// slave_apb
module slave_apb ( 
                   output reg [ 8-1 : 0 ]   prdata, 			 
                   output reg                         pready, 			 
                   output reg                         pslverr,			 
		   input                	      penable,                   
                   input                	      pwrite, 			 
                   input 	         	      psel,  			 
                   input                              pclk,   			 
                   input                	      presetn, 			 
                   input      [ 8-1 : 0 ]   paddr,  			 
                   input      [ 8-1 : 0 ]   pwdata 			 
                   );
Size in the first run: ~1600 flip-flops, roughly 31 I/O pins.
Settings: LEC_CHECK=0, CAP_MARGIN=20, CELL_PAD_IN_SITES_DETAIL_PLACEMENT=2, CELL_PAD_IN_SITES_GLOBAL_PLACEMENT=2, CORE_MARGIN=8, CORE_UTILIZATION=21, CTS_CLUSTER_DIAMETER=76, GPL_ROUTABILITY_DRIVEN=0, GPL_TIMING_DRIVEN=1, HOLD_SLACK_MARGIN=-0.07, PLACE_DENSITY_LB_ADDON=0.12, SETUP_SLACK_MARGIN=0.38, SLEW_MARGIN=5, TNS_END_PERCENT=40; clock period 4.3 ns.
run.sh (not shown) runs the stock make flow with config.mk's settings and CLKGATE_MAP_FILE=.
Next try:
==> flow/config.mk (replaced) <==
export PLATFORM = sky130hd
export DESIGN_NAME = slave_apb
export DESIGN_NICKNAME = slave_apb
export VERILOG_FILES = /design/flow/design.v
export SDC_FILE = /design/flow/constraint.sdc
export NUM_CORES = 4
export LEC_CHECK = 0
export CAP_MARGIN = 20
export CORE_MARGIN = 2
export CORE_UTILIZATION = 72
export CTS_CLUSTER_SIZE = 13
export PLACE_DENSITY_LB_ADDON = 0.02
export SETUP_SLACK_MARGIN = 0.87
export SLEW_MARGIN = 20
==> flow/constraint.sdc (replaced) <==
create_clock -name core_clock -period 3.03 [get_ports {pclk}]
set_input_delay 0.6060 -clock core_clock [delete_from_list [all_inputs] [get_ports {pclk}]]
set_output_delay 0.6060 -clock core_clock [all_outputs]
set_load 0.01 [all_outputs]
=> The new run produced a clean layout. Routed wire length goes down by 20%. Worst setup slack loses 0.58 ns. Core utilization goes up by 59 points. Power goes up by 29%. Combinational power goes up by 46%. Via count goes up by 6.5%. Area after synthesis does not change. Clock-buffer cell count goes down by 45.

========
Setup of job 7473:
The RTL this note starts from:
==> flow/design.v <==
module slave_apb ( 
                   output reg [ 8-1 : 0 ]   prdata, 			 
                   output reg                         pready, 			 
                   output reg                         pslverr,			 
		   input                	      penable,                   
                   input                	      pwrite, 			 
                   input 	         	      psel,  			 
                   input                              pclk,   			 
                   input                	      presetn, 			 
                   input      [ 8-1 : 0 ]   paddr,  			 
                   input      [ 8-1 : 0 ]   pwdata 			 
                   );
  parameter         IDLE    = 2'd0;              				 
  parameter         SETUP   = 2'd1;
  parameter         ENABLE  = 2'd2;
  reg   [ 2-1 : 0 ]   pre_state;   					 
  reg   [ 2-1 : 0 ]   nxt_state;
  reg   [ 8-1 : 0 ]    mem [ 0 : 200 ]; 		 
  reg   [ 8-1 : 0 ]    prdata_c;
  reg pready_c;
  reg pslverr_c;
  reg mem_we_c;
  always @ ( posedge pclk or negedge presetn )
  	begin 
    	     if ( ! presetn )
      			pre_state <= IDLE;
    	     else 
      			pre_state <= nxt_state;
  	end 
  always @ ( * ) 
  	begin
    		prdata_c   = 8'd0;
    		pslverr_c  = 1'b0;
    		pready_c   = 1'b0;
    		mem_we_c   = 1'b0;
    	 	nxt_state  = IDLE;     
		case ( pre_state )
			IDLE   : begin  
          				if ( psel == 1 ) 
            					nxt_state = SETUP;
	        			else
          				     begin
            					nxt_state = IDLE;
  	        				prdata_c = 8'd0;
          				     end
        			end  
      		      SETUP  : begin  
          				nxt_state  = ENABLE;
        			end  
		     ENABLE : begin  
				    pready_c = psel;
						if ( psel == 1 )   
              						nxt_state    = SETUP;
            					else
              						nxt_state    = IDLE; 
		      		    if(paddr <= 200)
          				begin
            					pslverr_c      = 1'b0;
	         				 if(!pwrite)      
              						prdata_c     = mem [ paddr ];
            					else 
	            					mem_we_c     = psel;
          			        end  
				else
				        pslverr_c     = psel;
        		     end  
                  default : nxt_state = IDLE;
    endcase
  end  
  always @ ( posedge pclk )
  	if ( mem_we_c )
  		mem [ paddr ] <= pwdata;
  always @ ( posedge pclk or negedge presetn)
 	 begin
    		if ( ! presetn)
    			begin
      				prdata    <= 8'b0;
      				pready    <= 1'b0;
      				pslverr   <= 1'b0;
    			end  
    	     else
    		begin
      			pready  <= pready_c;
      		   if ( ( pre_state == ENABLE ) )
      			begin
        			prdata  <= prdata_c;
        			pslverr <= pslverr_c;
      			end
    		end
  	end
endmodule
Settings: LEC_CHECK=0, CAP_MARGIN=0, CORE_MARGIN=2, CORE_UTILIZATION=72, CTS_CLUSTER_DIAMETER=312, CTS_CLUSTER_SIZE=13, HOLD_SLACK_MARGIN=0.3, PLACE_DENSITY_LB_ADDON=0.13, SETUP_SLACK_MARGIN=0.87, SLEW_MARGIN=20; clock period 3.03 ns.
Job 7473 went all the way through synthesis, placement and routing and the layout is clean on timing, DRC and antenna.
The inputs of job 7350 differ from those of job 7473 as listed below.
# job 7473
export LEC_CHECK = 0
export CAP_MARGIN = 0
export CORE_MARGIN = 2
export CORE_UTILIZATION = 72
export CTS_CLUSTER_DIAMETER = 312
export CTS_CLUSTER_SIZE = 13
export HOLD_SLACK_MARGIN = 0.3
export PLACE_DENSITY_LB_ADDON = 0.13
export SETUP_SLACK_MARGIN = 0.87
export SLEW_MARGIN = 20
create_clock -name core_clock -period 3.03 [get_ports {pclk}]
# job 7350
export LEC_CHECK = 0
export ABC_AREA = 1
export CAP_MARGIN = 20
export CORE_ASPECT_RATIO = 1.43
export CORE_MARGIN = 2
export CORE_UTILIZATION = 72
export CTS_CLUSTER_DIAMETER = 326
export CTS_CLUSTER_SIZE = 10
export PLACE_DENSITY = 0.6
export SETUP_SLACK_MARGIN = 0.91
export SLEW_MARGIN = 40
create_clock -name core_clock -period 3.03 [get_ports {pclk}]
Job 7350 vs job 7473: global-route usage over all layers up
Taking job 7350 over job 7473, the largest voltage drop on the vdd net ratio works out to 1.10.
Diff job 7473 -> job 7350 | worst hold path stage count | increase of 1
The register clock-pin slew on the reported worst setup and hold paths reported for job 7350 is smaller than that of job 7473 by 0.02 ns.
Compared with job 7473, job 7350 shows a higher upper clock frequency limit.
Detailed-route wire length | job 7350 above job 7473
Of job 7473 and job 7350, job 7473 shows the lower worst slew margin relative to its limit, with job 7350 above it.
Relative to job 7350, the following input files were edited for job 3651:
# job 7350
export LEC_CHECK = 0
export ABC_AREA = 1
export CAP_MARGIN = 20
export CORE_ASPECT_RATIO = 1.43
export CORE_MARGIN = 2
export CORE_UTILIZATION = 72
export CTS_CLUSTER_DIAMETER = 326
export CTS_CLUSTER_SIZE = 10
export PLACE_DENSITY = 0.6
export SETUP_SLACK_MARGIN = 0.91
export SLEW_MARGIN = 40
create_clock -name core_clock -period 3.03 [get_ports {pclk}]
# job 3651
export LEC_CHECK = 0
export CAP_MARGIN = 0
export CELL_PAD_IN_SITES_DETAIL_PLACEMENT = 0
export CORE_MARGIN = 2
export CORE_UTILIZATION = 72
export CTS_CLUSTER_DIAMETER = 213
export CTS_CLUSTER_SIZE = 15
export HOLD_SLACK_MARGIN = 0.29
export PLACE_DENSITY = 0.69
export SETUP_SLACK_MARGIN = 0.78
export SLEW_MARGIN = 40
export TNS_END_PERCENT = 60
create_clock -name core_clock -period 3.03 [get_ports {pclk}]
## What came out
Going from job 7350 to job 3651, time the final worst path needs with I/O delays and setup saw an increase; total instance count after detailed placement fell 3143; period utilization has increased. Global router's overall resource usage was higher in the run labelled job 7350. Job 7350 ended up with more cell instances than job 3651 did. On logic gate share of total power: between job 7350 and job 3651, it ends up higher for job 3651. Comparing sequential group share of total power for job 7350 and job 3651, the bigger number came from job 3651. Comparing job 7350 and job 3651, the higher worst-case clock skew was measured on job 3651. For job 7350, the dominant combinational cell family by area after synthesis was simple AND/OR/NAND/NOR gates, unlike job 3651, where it was multiplexers. In summary, job 3651 completed successfully, with a layout that passed the timing, DRC and antenna checks.
Input changes introduced in job 1117 (baseline for comparison: job 3651):
# job 3651
export LEC_CHECK = 0
export CAP_MARGIN = 0
export CELL_PAD_IN_SITES_DETAIL_PLACEMENT = 0
export CORE_MARGIN = 2
export CORE_UTILIZATION = 72
export CTS_CLUSTER_DIAMETER = 213
export CTS_CLUSTER_SIZE = 15
export HOLD_SLACK_MARGIN = 0.29
export PLACE_DENSITY = 0.69
export SETUP_SLACK_MARGIN = 0.78
export SLEW_MARGIN = 40
export TNS_END_PERCENT = 60
create_clock -name core_clock -period 3.03 [get_ports {pclk}]
# job 1117
export LEC_CHECK = 0
export CAP_MARGIN = 20
export CORE_MARGIN = 2
export CORE_UTILIZATION = 72
export CTS_CLUSTER_DIAMETER = 41
export CTS_CLUSTER_SIZE = 15
export PLACE_DENSITY = 0.38
export SETUP_SLACK_MARGIN = 0.88
export SLEW_MARGIN = 20
create_clock -name core_clock -period 3.03 [get_ports {pclk}]
==> results <==
In the metrics for job 3651 and job 1117, the one carrying the lower total inserted antenna cells is job 1117. Job 1117 supports a lower top clock frequency than job 3651. Core utilization of the finished layout, job 3651 and job 1117, higher one = job 1117. Relative to job 3651, final design area excluding fillers has gone up in job 1117. Data required time of the critical path: job 3651 and job 1117 compared, higher one is job 1117. Diff job 3651 -> job 1117 | worst-case hold slack | decrease of 0.24 ns. Met1 track demand over resource in job 1117 vs job 3651: up 0.65 points. | setup slack | job 1117 vs job 3651 | worse |. Clock period minus worst slack, job 3651 and job 1117: lower on job 3651. Max total power across job 3651 and job 1117: job 1117. Clock group share of total power was higher in the run labelled job 1117.

========
// slave_apb: RTL as listed in full above, without the edits since
export LEC_CHECK = 0
export CAP_MARGIN = 20
export CORE_MARGIN = 2
export CORE_UTILIZATION = 72
export CTS_CLUSTER_SIZE = 14
export PLACE_DENSITY = 0.6
export SETUP_SLACK_MARGIN = 0.95
export SLEW_MARGIN = 20
create_clock -name core_clock -period 3.22 [get_ports {pclk}]
Change:
- CORE_UTILIZATION: 72 -> 45
- CTS_CLUSTER_SIZE: 14 -> not set
- SETUP_SLACK_MARGIN: 0.95 -> not set
- clock period: 3.22 -> 3.11 ns (I/O delays scaled with it)
Outcome: The changed run completed without violations; sequential power increases by about 3%; design area rose by 0.98%; utilization goes down by 32 points; setup slack degrades by 0.47 ns; power rose by 5.1%; clock-buffer cell count is lower by 3; via count came out lower by 3.0%; non-clock buffer count climbs by 228; clock skew stays flat; combinational power barely changes; synthesized cell count is unchanged.
Change:
- CORE_UTILIZATION: 45 -> 72
- CTS_CLUSTER_DIAMETER: not set -> 91
- CTS_CLUSTER_SIZE: not set -> 25
- PLACE_DENSITY: 0.6 -> not set
- clock period: 3.11 -> 3.14 ns (I/O delays scaled with it)
Result: The new run finished with timing, DRC and antenna clean. Global-route usage rose by 12 points. Total power drops by 19%. Sequential cell count stays the same. Non-clock buffer count falls by 48. Final cell count decreases by about 17%. Routed wire length went down by 3.3%. Register-to-register slack is worse by 0.31 ns.
Change:
- CTS_CLUSTER_DIAMETER: 91 -> 41
- CTS_CLUSTER_SIZE: 25 -> 15
- PLACE_DENSITY: not set -> 0.38
- SETUP_SLACK_MARGIN: not set -> 0.87
- clock period: 3.14 -> 3.03 ns (I/O delays scaled with it)
Outcome: Clock-buffer cell count rises by 95. Utilization grows by 5.2 points. Global-route usage rose by 4.1 points. Die size is unchanged. Sequential share of layout area decreases by 4.2 points. Setup slack improves by 0.50 ns.
Power is estimated from default activity; no workload was simulated.
